==> inputs of run a <==
==> flow/design.v <==
module PE (
    input              clk,
    input              CIM_en,
    input              STDW,  
    input              STDR,  
    input        [5:0] STD_A,  
    input        [3:0] weight_in,  
    input      [255:0] act_in,  
    output reg   [3:0] weight_out,  
    output reg  [13:0] PSUM  
);
reg  [255:0] weight;  
integer i;
always @(posedge clk) begin
    for (i = 0; i < 64; i = i+1) begin
        if (STDW && STD_A == i) begin  
            weight[4*i+3 -: 4] <= weight_in;
        end
    end
end
always@(*) begin
    weight_out = 4'b0;
    PSUM = 14'b0;
    if (STDW) begin  
    end
    else if (STDR) begin  
        weight_out = weight[4*STD_A+3 -: 4];
    end
    else begin  
        if (CIM_en) begin
            for (i = 0; i < 64; i = i+1) begin
                PSUM = PSUM + weight[4*i+3 -: 4] * act_in[4*i+3 -: 4];  
            end
        end
    end
end
endmodule
==> flow/run.sh <==
#!/bin/bash
# the make line also repeats each setting of config.mk as NAME=value (left out here)
make -C /OpenROAD-flow-scripts/flow DESIGN_CONFIG=/design/flow/config.mk WORK_HOME=/design/flow/orfs CLKGATE_MAP_FILE= finish
==> flow/config.mk <==
export PLATFORM = sky130hd
export DESIGN_NAME = PE
export DESIGN_NICKNAME = PE
export VERILOG_FILES = /design/flow/design.v
export SDC_FILE = /design/flow/constraint.sdc
export NUM_CORES = 4
export LEC_CHECK = 0
export CAP_MARGIN = 30
export CORE_MARGIN = 2
export CORE_UTILIZATION = 72
export CTS_CLUSTER_DIAMETER = 38
export MAX_ROUTING_LAYER = met4
export PLACE_DENSITY_LB_ADDON = 0.01
export SLEW_MARGIN = 20
export TNS_END_PERCENT = 40
==> flow/constraint.sdc <==
create_clock -name core_clock -period 10.8 [get_ports {clk}]
set_input_delay 2.1600 -clock core_clock [delete_from_list [all_inputs] [get_ports {clk}]]
set_output_delay 2.1600 -clock core_clock [all_outputs]
set_load 0.01 [all_outputs]
==> run b: changes against run a <==
CAP_MARGIN = 20   (was 30)
CORE_UTILIZATION = 25   (was 72)
CTS_CLUSTER_DIAMETER = not set   (was 38)
MAX_ROUTING_LAYER = not set   (was met4)
PLACE_DENSITY_LB_ADDON = not set   (was 0.01)
TNS_END_PERCENT = not set   (was 40)
==> flow/constraint.sdc (replaced) <==
create_clock -name core_clock -period 27.0 [get_ports {clk}]
set_input_delay 5.4000 -clock core_clock [delete_from_list [all_inputs] [get_ports {clk}]]
set_output_delay 5.4000 -clock core_clock [all_outputs]
set_load 0.01 [all_outputs]
==> run c: changes against run a <==
CAP_MARGIN = 20   (was 30)
CORE_ASPECT_RATIO = 0.92   (was not set)
CTS_CLUSTER_DIAMETER = 88   (was 38)
CTS_CLUSTER_SIZE = 50   (was not set)
GPL_ROUTABILITY_DRIVEN = 0   (was not set)
PLACE_DENSITY_LB_ADDON = 0.06   (was 0.01)
SETUP_SLACK_MARGIN = 1.3   (was not set)
TNS_END_PERCENT = not set   (was 40)
==> flow/constraint.sdc (replaced) <==
create_clock -name core_clock -period 9.6 [get_ports {clk}]
set_input_delay 1.9200 -clock core_clock [delete_from_list [all_inputs] [get_ports {clk}]]
set_output_delay 1.9200 -clock core_clock [all_outputs]
set_load 0.01 [all_outputs]
==> results <==
| item | run b | run a | run c |
|---|---|---|---|
| Status | complete, no violations | complete, but fails checks | complete, but fails checks |
| Reasons for failing layout checks | - | setup timing | setup timing |
| Final setup margin | 5396 ps | -3268 ps | -3419 ps |
| Met3 usage in global routing | 2.124% | 16.86% | 10.63% |
| Overall Global Routing Usage | 16.88% | 52.79% | 46.18% |
| Post-detailed-route via-to-cell ratio | 4.227 | 6.262 | 5.828 |
| Count of vias placed by the detailed router | 30450 | 38260 | 35320 |
| Fp_density | 25.17% | 73.14% | 72.45% |
| Cell area after placement | 53160 um^2 | 54870 um^2 | 54920 um^2 |
| Area Overhead vs Synth | 15.05% | 21.10% | 19.11% |
| Clock transition at the registers of the reported paths | 60 ps | 60 ps | 110 ps |
| Number of buffers added by the clock tree synthesis step | 36 | 56 | 23 |

==> trial 19: inputs <==
RTL: the design.v shown in full above, as it stands there.
Settings: LEC_CHECK=0, CAP_MARGIN=20, CORE_MARGIN=2, CORE_UTILIZATION=72, HOLD_SLACK_MARGIN=-0.08, MAX_ROUTING_LAYER=met4, SETUP_SLACK_MARGIN=-0.69, SLEW_MARGIN=20; clock period 10.3 ns.
run.sh (not shown) runs the stock make flow with config.mk's settings and CLKGATE_MAP_FILE=.
==> inputs of build 57, as changes to trial 19 <==
==> flow/config.mk (replaced) <==
export PLATFORM = sky130hd
export DESIGN_NAME = PE
export DESIGN_NICKNAME = PE
export VERILOG_FILES = /design/flow/design.v
export SDC_FILE = /design/flow/constraint.sdc
export NUM_CORES = 4
export LEC_CHECK = 0
export CAP_MARGIN = 20
export CORE_MARGIN = 2
export CORE_UTILIZATION = 40
export PLACE_DENSITY_LB_ADDON = 0.21
export SLEW_MARGIN = 15
==> flow/constraint.sdc (replaced) <==
create_clock -name core_clock -period 20.0 [get_ports {clk}]
set_input_delay 4.0000 -clock core_clock [delete_from_list [all_inputs] [get_ports {clk}]]
set_output_delay 4.0000 -clock core_clock [all_outputs]
set_load 0.01 [all_outputs]
==> results <==
metric	build 57	trial 19
Outcome	complete, no violations	failed layout checks
Reasons for failing layout checks	-	negative setup slack
Number of filler instances in the final layout	11,120	3,196
Area of the chip	0.1211 mm2	0.06778 mm2
Worst hold-check slack	3962 ps	2013 ps
Clock-cell share of area	2.187%	2.178%
Crit. path cell count	27	31
Worst-case setup slack after placement	1581 ps	-3723 ps
Launching instance or port of the critical path	act_in[123]	act_in[96]
Std cell rows	126	93
Number of ordinary and repair buffers in the finished layout	296	798
Multi-input logic area	0.03494 mm2	0.03565 mm2
Taps Inserted	1,536	855
Routability Congestion	0.9464	1.070
Post-detailed-route wirelength per cell	23.38 um	24.91 um
Number of buffers inserted by post-CTS setup repair	0	9
Startpoint of the most critical hold path	weight_in[1]	weight_in[3]
Number of cells in the finished layout apart from fillers	6,223	6,056
Sum of met3 wire segment lengths after detailed routing	9914 um	17,110 um

==> trial 8 <==
// PE: RTL as listed in full above, without the edits since
clock: 22.6 ns
lec_check: 0
cap_margin: 20
core_margin: 2
core_utilization: 23
slew_margin: 20
==> inputs of trial 41, as changes to trial 8 <==
--- a/flow/config.mk
+++ b/flow/config.mk
@@ -8,4 +8,4 @@
 export CAP_MARGIN = 20
 export CORE_MARGIN = 2
-export CORE_UTILIZATION = 23
+export CORE_UTILIZATION = 67
 export SLEW_MARGIN = 20
==> flow/constraint.sdc (replaced) <==
create_clock -name core_clock -period 18.6 [get_ports {clk}]
set_input_delay 3.7200 -clock core_clock [delete_from_list [all_inputs] [get_ports {clk}]]
set_output_delay 3.7200 -clock core_clock [all_outputs]
set_load 0.01 [all_outputs]
==> inputs of build 74, as changes to trial 8 <==
--- a/flow/config.mk
+++ b/flow/config.mk
@@ -6,6 +6,9 @@
 export NUM_CORES = 4
 export LEC_CHECK = 0
-export CAP_MARGIN = 20
+export CAP_MARGIN = 30
 export CORE_MARGIN = 2
-export CORE_UTILIZATION = 23
+export CORE_UTILIZATION = 72
+export MAX_ROUTING_LAYER = met4
+export PLACE_DENSITY_LB_ADDON = 0.01
 export SLEW_MARGIN = 20
+export TNS_END_PERCENT = 40
==> flow/constraint.sdc (replaced) <==
create_clock -name core_clock -period 10.7 [get_ports {clk}]
set_input_delay 2.1400 -clock core_clock [delete_from_list [all_inputs] [get_ports {clk}]]
set_output_delay 2.1400 -clock core_clock [all_outputs]
set_load 0.01 [all_outputs]
==> flow.log <==
[report] implementation figures
[metrics] Non-clk bufs: 295
[metrics] met1 routed wirelength after detailed routing: 64990 um
[metrics] outcome: finished clean
That was trial 8.
==> flow.log <==
[report] implementation figures
[metrics] outcome: finished clean
[metrics] tally of max-capacitance violations: 0
[metrics] met1 routed wirelength after detailed routing: 51510 um
[metrics] vias per cell: 5.556
[metrics] DRC Markers: 0
[metrics] Non-clk bufs: 294
That was trial 41.
==> flow.log <==
[report] implementation figures
[metrics] met1 routed wirelength after detailed routing: 50910 um
[metrics] Non-clk bufs: 787
[metrics] final tally of setup violations: 12
[metrics] stage delay of the slowest cell on the critical path: 0.65 ns
[metrics] failed layout checks: negative setup slack
[metrics] setup slack of the critical path after layout: -2.850 ns
[metrics] outcome: complete, but fails checks
That was build 74.

==> 05-21: inputs <==
// PE: RTL as listed in full above, without the edits since
Settings: LEC_CHECK=0, ABC_AREA=1, CAP_MARGIN=20, CORE_MARGIN=2, CORE_UTILIZATION=72, CTS_CLUSTER_SIZE=96, SLEW_MARGIN=20; clock period 7.17 ns.
==> 05-20 (differences from 05-21) <==
ABC_AREA = default   (was 1)
CTS_CLUSTER_SIZE = default   (was 96)
MAX_ROUTING_LAYER = met4   (was default)
PLACE_DENSITY = 0.65   (was default)
==> flow/constraint.sdc (replaced) <==
create_clock -name core_clock -period 13.8 [get_ports {clk}]
set_input_delay 2.7600 -clock core_clock [delete_from_list [all_inputs] [get_ports {clk}]]
set_output_delay 2.7600 -clock core_clock [all_outputs]
set_load 0.01 [all_outputs]
==> results.py <==
# Auto-generated metrics
metrics = {
    "placed_design": {
        "dp_hpwl_um": 116700,
        "post_dp_cell_area_mm2": 0.05278,
    },
    "run_status": {
        "status": "complete, but fails checks",
        "failed_checks": "negative setup slack",
    },
    "sta": {
        "fin_ws_ns": -0.9543,
        "finalSetupViolations": 10,
    },
    "critical_path": {
        "crit_path_max_incr_delay_ns": 0.56,
    },
    "die": {
        "initial_core_util_pct": 73.14,
    },
    "grt": {
        "grt_max_degree": 65,
        "grt_pass1_wl_um": 214400,
    },
    "logic_synthesis": {
        "syn_avg_cell_area_um2": 10.87,
    },
    "routing": {
        "met1_length_um": 48790,
    },
    "final_layout": {
        "comb_cells": 2867,
    },
}
-- figures above: 05-20

==> results.py <==
# Auto-generated metrics
metrics = {
    "run_status": {
        "status": "complete, but fails checks",
        "failed_checks": "negative setup slack",
    },
    "logic_synthesis": {
        "syn_avg_cell_area_um2": 8.666,
        "yosysChipArea_mm2": 0.04887,
    },
    "placed_design": {
        "dp_hpwl_um": 129000,
    },
    "final_layout": {
        "comb_cells": 3381,
    },
    "sta": {
        "finalSetupViolations": 14,
        "fin_ws_ns": -4.571,
    },
    "grt": {
        "grt_pass1_wl_um": 243600,
        "grt_max_degree": 120,
    },
    "routing": {
        "met1_length_um": 54660,
    },
    "critical_path": {
        "crit_path_max_incr_delay_ns": 0.64,
    },
    "die": {
        "initial_core_util_pct": 72.76,
    },
}
-- figures above: 05-21

